// color_centroid
module color_centroid
  (
    input         clk,
    input         rst,           
    input  [2:0]  rgbfilter,     
    input         new_frame_i,   
    output [14:0] orig_addr,
    input  [11:0] orig_pxl,
    output        proc_we,
    output [14:0] proc_addr,
    output [11:0] proc_pxl,
    output [7:0]  centroid,
    output        new_centroid,
    output [2:0]  proximity
  );
  localparam c_img_cols      = 160;
  localparam c_img_rows      = 120;
  localparam c_img_pxls      = c_img_cols * c_img_rows;
  localparam c_nb_img_cols   = 8;
  localparam c_nb_img_rows   = 7;
  localparam c_nb_img_pxls   = 15;
  localparam c_outframe_cols = 16;
  localparam c_outframe_rows = 8;
  localparam c_inframe_cols  = c_img_cols-2*c_outframe_cols;  
  localparam c_inframe_rows  = c_img_rows-2*c_outframe_rows;  
  localparam c_inframe_pxls  = c_inframe_cols * c_inframe_rows;  
  localparam c_nb_inframe_pxls = 14;
  localparam c_hist_bins     = 8;
  localparam c_nb_hist_bins  = 3;
  localparam c_nb_hist_val   = 11;
  localparam c_nb_centroid   = 8;
  localparam c_nb_prox       = 3;
  localparam c_nb_buf_red    = 4;
  localparam c_nb_buf_green  = 4;
  localparam c_nb_buf_blue   = 4;
  localparam c_nb_buf        = 12;
  wire [c_nb_hist_val-1:0] colorpxls_bin0;
  wire [c_nb_hist_val-1:0] colorpxls_bin7;
  wire [c_nb_inframe_pxls-1:0] colorpxls;
  wire [c_nb_inframe_pxls-2:0] colorpxls_left;
  wire [c_nb_inframe_pxls-2:0] colorpxls_rght;
  wire [c_nb_inframe_pxls-2:0] colorpxls_bin012;
  wire [c_nb_inframe_pxls-2:0] colorpxls_bin567;
  wire [c_nb_inframe_pxls-2:0] colorpxls_bin01;
  wire [c_nb_inframe_pxls-2:0] colorpxls_bin67;
  wire new_frame_proc;
  color_proc
    #(
      .c_img_cols     (c_img_cols),
      .c_img_rows     (c_img_rows),
      .c_img_pxls     (c_img_pxls),
      .c_nb_cols      (c_nb_img_cols),
      .c_nb_rows      (c_nb_img_rows),
      .c_nb_img_pxls  (c_nb_img_pxls),
  ...
Size in the first run: ~2800 cells after synthesis, ~400 flip-flops, roughly 22000 sq um of cells after synthesis.
export LEC_CHECK = 0
export ABC_AREA = 1
export CAP_MARGIN = 20
export CORE_MARGIN = 2
export CORE_UTILIZATION = 72
export SLEW_MARGIN = 20
create_clock -name core_clock -period 3.6 [get_ports {clk}]
run.sh (not shown) runs the stock make flow with config.mk's settings and CLKGATE_MAP_FILE=.
The starting point passed the timing, DRC and antenna checks.
Rerun with:
Settings changed: ABC_AREA 1 to not set, CORE_UTILIZATION 72 to 57.
Clock period 3.6 ns to 2.95 ns, I/O delays scaled along.
Effect: With this change the flow finished with setup timing left; global-route usage went down by 8.8 points; power rose by 51%; final cell count is lower by about 10%; clock skew hardly moves.
Rerun with:
Settings changed: CORE_UTILIZATION 57 to 40.
Clock period 2.95 ns to 5.31 ns, I/O delays scaled along.
=>
- With this change the flow completed with no timing, DRC or antenna violations
- maximum frequency goes down by 19%
- synthesized area stays the same
- total power goes down by 45%
- cell area goes down by 6.6%
- count of clock-buffer cells in the layout goes up by 2
- critical path depth goes up by 1
- final cell count goes up by 0.38%
- hold slack gains 0.17 ns
- via count goes down by 6.0%
Rerun with:
Settings changed: CORE_UTILIZATION 40 to 70.
Clock period 5.31 ns to 7.55 ns, I/O delays scaled along.
Effect: Area after synthesis stays the same; routed wire length came out lower by 3.3%; setup slack is better by 1.6 ns.

* * *

color_centroid again, from the RTL that the note above started with.
clock: 3.12 ns
lec_check: 0
cap_margin: 20
core_aspect_ratio: 0.68
core_margin: 2
core_utilization: 27
min_routing_layer: met1
setup_slack_margin: 0.59
slew_margin: 40
The baseline ran to the end with violations: setup timing.
Change:
Settings changed: CORE_ASPECT_RATIO 0.68 to not set, CORE_UTILIZATION 27 to 54, MIN_ROUTING_LAYER met1 to not set, SETUP_SLACK_MARGIN 0.59 to not set, SLEW_MARGIN 40 to 35.
Clock period 3.12 ns to 10.0 ns, I/O delays scaled along.
=> Now the flow produced a clean layout. Total power went down by 72%. Area after synthesis is unchanged. Setup slack gets better by 5800 ps. Die area went down by 49%. Utilization went up by 26 points. Clock skew went down by 17 ps. Count of clock-buffer cells in the layout went up by 10. Global-route usage went up by 11 points. Cell count went down by 21%. Sequential share of layout area went up by 5.8 points. Clock power went down by 71%.
Change:
Settings changed: CORE_UTILIZATION 54 to 53, SLEW_MARGIN 35 to 20.
Clock period 10.0 ns to 5.31 ns, I/O delays scaled along.
Die size went up slightly.
Count of clock-buffer cells in the layout went up by 4.
Wire length went up slightly.
Total power went up by well over a third.
Sequential share of layout area barely changes.

* * *

== north ==
Starting RTL as in the previous note.
==> flow/config.mk <==
export PLATFORM = sky130hd
export DESIGN_NAME = color_centroid
export DESIGN_NICKNAME = color_centroid
export VERILOG_FILES = /design/flow/design.v
export SDC_FILE = /design/flow/constraint.sdc
export NUM_CORES = 4
export LEC_CHECK = 0
export ABC_AREA = 1
export CAP_MARGIN = 20
export CORE_ASPECT_RATIO = 1.04
export CORE_MARGIN = 2
export CORE_UTILIZATION = 72
export CTS_CLUSTER_SIZE = 15
export HOLD_SLACK_MARGIN = -0.05
export MIN_ROUTING_LAYER = met1
export PLACE_DENSITY = 0.73
export SETUP_SLACK_MARGIN = 0.84
export SLEW_MARGIN = 40
==> flow/constraint.sdc <==
create_clock -name core_clock -period 3.03 [get_ports {clk}]
set_input_delay 0.6060 -clock core_clock [delete_from_list [all_inputs] [get_ports {clk}]]
set_output_delay 0.6060 -clock core_clock [all_outputs]
set_load 0.01 [all_outputs]
Stage in which a tool error killed north: global routing.
Relative to north, the following input files were edited for south:
--- a/flow/config.mk
+++ b/flow/config.mk
@@ -12,7 +12,5 @@
 export CORE_UTILIZATION = 72
-export CTS_CLUSTER_SIZE = 15
-export HOLD_SLACK_MARGIN = -0.05
 export MIN_ROUTING_LAYER = met1
-export PLACE_DENSITY = 0.73
-export SETUP_SLACK_MARGIN = 0.84
+export PLACE_DENSITY = 0.76
+export SETUP_SLACK_MARGIN = -0.29
 export SLEW_MARGIN = 40
==> flow/constraint.sdc <==
create_clock -name core_clock -period 2.95 [get_ports {clk}]
set_input_delay 0.5900 -clock core_clock [delete_from_list [all_inputs] [get_ports {clk}]]
set_output_delay 0.5900 -clock core_clock [all_outputs]
set_load 0.01 [all_outputs]
### Flow results
- south: flow complete, layout not clean; failing: negative setup slack
- The fraction of synthesis flops using an asynchronous set or reset pin was comparable across south and north.
- For count of standard-cell rows, north and south come out practically identical.
- In the flow results for south and north, the post-CTS resize count is larger on north.
- Going from north to south, netlist area before placement stayed essentially flat; HPWL after detailed placement decreased by 700 µm relative to the old numbers.
Input changes introduced in east (baseline for comparison: south):
--- a/flow/config.mk
+++ b/flow/config.mk
@@ -7,3 +7,3 @@
 export LEC_CHECK = 0
-export ABC_AREA = 1
+export ABC_AREA = 0
 export CAP_MARGIN = 20
@@ -14,3 +14,3 @@
 export PLACE_DENSITY = 0.76
-export SETUP_SLACK_MARGIN = -0.29
+export SETUP_SLACK_MARGIN = 0.86
 export SLEW_MARGIN = 40
## What came out
east: aborted in clock tree synthesis (tool error)
Between south and east, weighted congestion at the end of routability-driven global placement increased.
When the final numbers for east and south were put side by side, the area fraction in full adders, half adders and majority gates turned out to be smaller in south.
Between east and south, it is east whose synthesized-area fraction occupied by ao, oa, aoi and oai cells is higher, by 1.0 points.
south → east: die size went down by 1300 µm², total number of placement rows went down by 3.1%, core area went down by 1600 µm², count of library flops with an enable pin was more or less identical.
Power figures rest on the tool's default switching activity, not on a simulated workload.
